build 62:
// ArquitecturaHybridARMIPS
module ArquitecturaHybridARMIPS(input logic clk, reset,
										  output logic [31:0] imem_addr,
										  input logic [31:0] imem_rdata,
										  output logic [31:0] mem_addr,
										  output logic dmem_we,
										  output logic [31:0] dmem_wdata,
										  input logic [31:0] dmem_rdata,
										  output logic pmem_we,
										  output logic [1:0] pmem_wdata,
										  input logic [1:0] pmem_rdata,
										  output logic rf_we,
										  output logic [3:0] rf_waddr,
										  output logic [31:0] rf_wdata);
	logic enable;
	logic [31:0] inDE, PC, DataWrite, PCalu, IOIn, outFE;
	logic [3:0] Rd;
	logic PCSrc, RegWrite;
	logic [117:0] outDE, inEXE;
	logic [74:0] outEXE, inMEM;
	logic [104:0] outMEM, inWB;
	assign enable = 1'b1;
	assign IOIn = 32'b0;
	assign imem_addr = PC;
	assign mem_addr = inMEM[31:0];
	assign dmem_we = inMEM[72];
	assign dmem_wdata = inMEM[63:32];
	assign pmem_we = inMEM[73];
	assign pmem_wdata = inMEM[33:32];
	assign rf_we = RegWrite;
	assign rf_waddr = Rd;
	assign rf_wdata = DataWrite;
	Fetch #(32) IF (clk, reset, PCSrc,
		  		   DataWrite,
				   imem_rdata,
				   outFE, PC);
	Decode #(32) DE (inDE, PC, DataWrite,
					 Rd,
					 clk, reset, RegWrite,
					 outDE[95:64], outDE[63:32], outDE[31:0],  
					 outDE[99:96],  
					 outDE[100], outDE[101], outDE[102], outDE[103], outDE[104],  
					 outDE[105], outDE[106], outDE[107], outDE[108],   
  ...
Size in the first run: roughly 6300 cells after synthesis, ~210 I/O pins, about 48000 um^2 of cells after synthesis.
Settings: LEC_CHECK=0, ABC_AREA=1, CAP_MARGIN=25, CELL_PAD_IN_SITES_DETAIL_PLACEMENT=0, CORE_ASPECT_RATIO=1.97, CORE_MARGIN=10, CORE_UTILIZATION=41, CTS_CLUSTER_DIAMETER=25, CTS_CLUSTER_SIZE=50, GPL_ROUTABILITY_DRIVEN=1, GPL_TIMING_DRIVEN=1, MAX_ROUTING_LAYER=met5, MIN_ROUTING_LAYER=met1, PLACE_DENSITY_LB_ADDON=0.09, SLEW_MARGIN=35, TNS_END_PERCENT=20; clock period 10.3 ns.
run.sh (not shown) runs the stock make flow with config.mk's settings and CLKGATE_MAP_FILE=.
Nothing crashed in build 62 and all stages finished; the problem is that the final layout failed, the offending checks being negative setup slack.
Here is what was changed in the inputs of build 86 compared with build 62.
==> flow/config.mk <==
export PLATFORM = sky130hd
export DESIGN_NAME = ArquitecturaHybridARMIPS
export DESIGN_NICKNAME = ArquitecturaHybridARMIPS
export VERILOG_FILES = /design/flow/design.v
export SDC_FILE = /design/flow/constraint.sdc
export NUM_CORES = 4
export LEC_CHECK = 0
export CAP_MARGIN = 20
export CORE_MARGIN = 5
export CORE_UTILIZATION = 57
export SLEW_MARGIN = 20
==> flow/constraint.sdc <==
create_clock -name core_clock -period 8.22 [get_ports {clk}]
set_input_delay 1.6440 -clock core_clock [delete_from_list [all_inputs] [get_ports {clk}]]
set_output_delay 1.6440 -clock core_clock [all_outputs]
set_load 0.01 [all_outputs]
### Flow results
The layout from build 86, despite a flow that completed every stage, fails the layout checks, with the failing checks listed as negative setup slack. Compared with build 62, build 86 shows a higher global-route usage. The core of build 86 is more densely filled than that of build 62. Build 62 reports its largest power group as clock while build 86 reports sequential cells. Comparing non-clock buffer count for build 86 and build 62, the bigger number came from build 86. Parity-gate share of the synthesized area counting xor and xnor cells delta (build 62 -> build 86): insignificant. Build 86 -> build 62: sequential cell count flat. Delta (build 86 minus build 62): logic gate share of total power has increased, fraction of power consumed by the clock network has decreased, area after detailed placement has increased.
#### Input delta (build 46 over build 86)
-- flow/config.mk --
<<< build 86, line 10
export CORE_UTILIZATION = 57
>>> build 46, line 10
export CORE_UTILIZATION = 28
==> flow/constraint.sdc <==
create_clock -name core_clock -period 13.7 [get_ports {clk}]
set_input_delay 2.7400 -clock core_clock [delete_from_list [all_inputs] [get_ports {clk}]]
set_output_delay 2.7400 -clock core_clock [all_outputs]
set_load 0.01 [all_outputs]
--- outcome ---
Compared with build 86, build 46 shows post-layout minimum cycle time higher by 0.38 ns. Build 46 went all the way through synthesis, placement and routing and the layout is clean on timing, DRC and antenna. Delta(portion of the clock cycle consumed by the worst path in the final layout, build 46 - build 86) < 0. Summary of build 46 over build 86: fraction of the core area covered by cells at the end of the flow shows a reduction of 34 points; routed wire length shows an increase of about 8%; number of well taps shows an increase of about 100%; setup slack of the critical path after layout shows an increase of 5.10 ns. The design area of build 46 falls short of that of build 86 by 660 um^2.
#### Input delta (build 79 over build 46)
-- flow/config.mk --
<<< build 46, line 9
export CORE_MARGIN = 5
export CORE_UTILIZATION = 28
>>> build 79, line 9
export CORE_MARGIN = 2
export CORE_UTILIZATION = 57
export SETUP_SLACK_MARGIN = 1.91
==> flow/constraint.sdc <==
create_clock -name core_clock -period 7.83 [get_ports {clk}]
set_input_delay 1.5660 -clock core_clock [delete_from_list [all_inputs] [get_ports {clk}]]
set_output_delay 1.5660 -clock core_clock [all_outputs]
set_load 0.01 [all_outputs]
--- outcome ---
Build 46 was carried through to the last stage, and its layout satisfied the timing, DRC and antenna checks. The final report for build 79 shows a completed flow and a layout that fails verification, specifically negative setup slack. Between build 79 and build 46, fraction of power consumed by the clock network is higher for build 46, build 79 comes in under that. Looking at routability-driven placement congestion ratio across build 79 and build 46, the one that comes out higher is build 79. Compared build 79 vs build 46, and vertical die dimension is down in build 79. Compared with build 46, in build 79 per-cell routed wire length up about 15%, number of routed nets with antenna violations was more or less identical, routing usage on met1 grew by 32 points. The core of build 79 is more densely filled than that of build 46.
diff inputs: build 79 => build 6
-- flow/config.mk --
<<< build 79, line 8
>>> build 6, line 8
export ABC_AREA = 1
<<< build 79, line 10
export CORE_UTILIZATION = 57
export SETUP_SLACK_MARGIN = 1.91
>>> build 6, line 11
export CORE_UTILIZATION = 68
export PLACE_DENSITY_LB_ADDON = 0.2
==> flow/constraint.sdc <==
create_clock -name core_clock -period 6.33 [get_ports {clk}]
set_input_delay 1.2660 -clock core_clock [delete_from_list [all_inputs] [get_ports {clk}]]
set_output_delay 1.2660 -clock core_clock [all_outputs]
set_load 0.01 [all_outputs]
[summary]
Build 6 finished all stages; however, its layout fails the closing checks, the failures being negative setup slack.
Compared to build 79, build 6 has sum of met3 wire segment lengths after detailed routing about 1.3% higher.
Build 79 ended up with sky130_fd_sc_hd__fa_1 as its cell with the largest stage delay on the worst path; build 6 ended up with sky130_fd_sc_hd__fa_2.
[compare] base=build 79 new=build 6: unique cell type count in the Yosys netlist went down about 40%; number of nets at floorplan went up 952; maximum frequency went up 3.1%; floorplan utilization went up 11 points.
What build 68 does differently from build 6 at the input level:
-- flow/config.mk --
<<< build 6, line 8
export ABC_AREA = 1
>>> build 68, line 8
<<< build 6, line 10
export CORE_MARGIN = 2
export CORE_UTILIZATION = 68
export PLACE_DENSITY_LB_ADDON = 0.2
>>> build 68, line 9
export CORE_MARGIN = 5
export CORE_UTILIZATION = 40
==> flow/constraint.sdc <==
create_clock -name core_clock -period 14.0 [get_ports {clk}]
set_input_delay 2.8000 -clock core_clock [delete_from_list [all_inputs] [get_ports {clk}]]
set_output_delay 2.8000 -clock core_clock [all_outputs]
set_load 0.01 [all_outputs]
[summary]
Final design instance area without fill, build 68 vs build 6: up slightly
Summary of build 6 and build 68: one run falls short of a clean finish, namely build 6.
Build 6 had finished all stages when the layout checks came back failing, citing negative setup slack.
Per the comparison of build 68 with build 6, number of cells upsized or downsized after cts went down 82, power consumption saw a decrease, worst voltage drop across the vdd grid moved down.
No activity file was given, so power comes from the tool's default toggle rates.
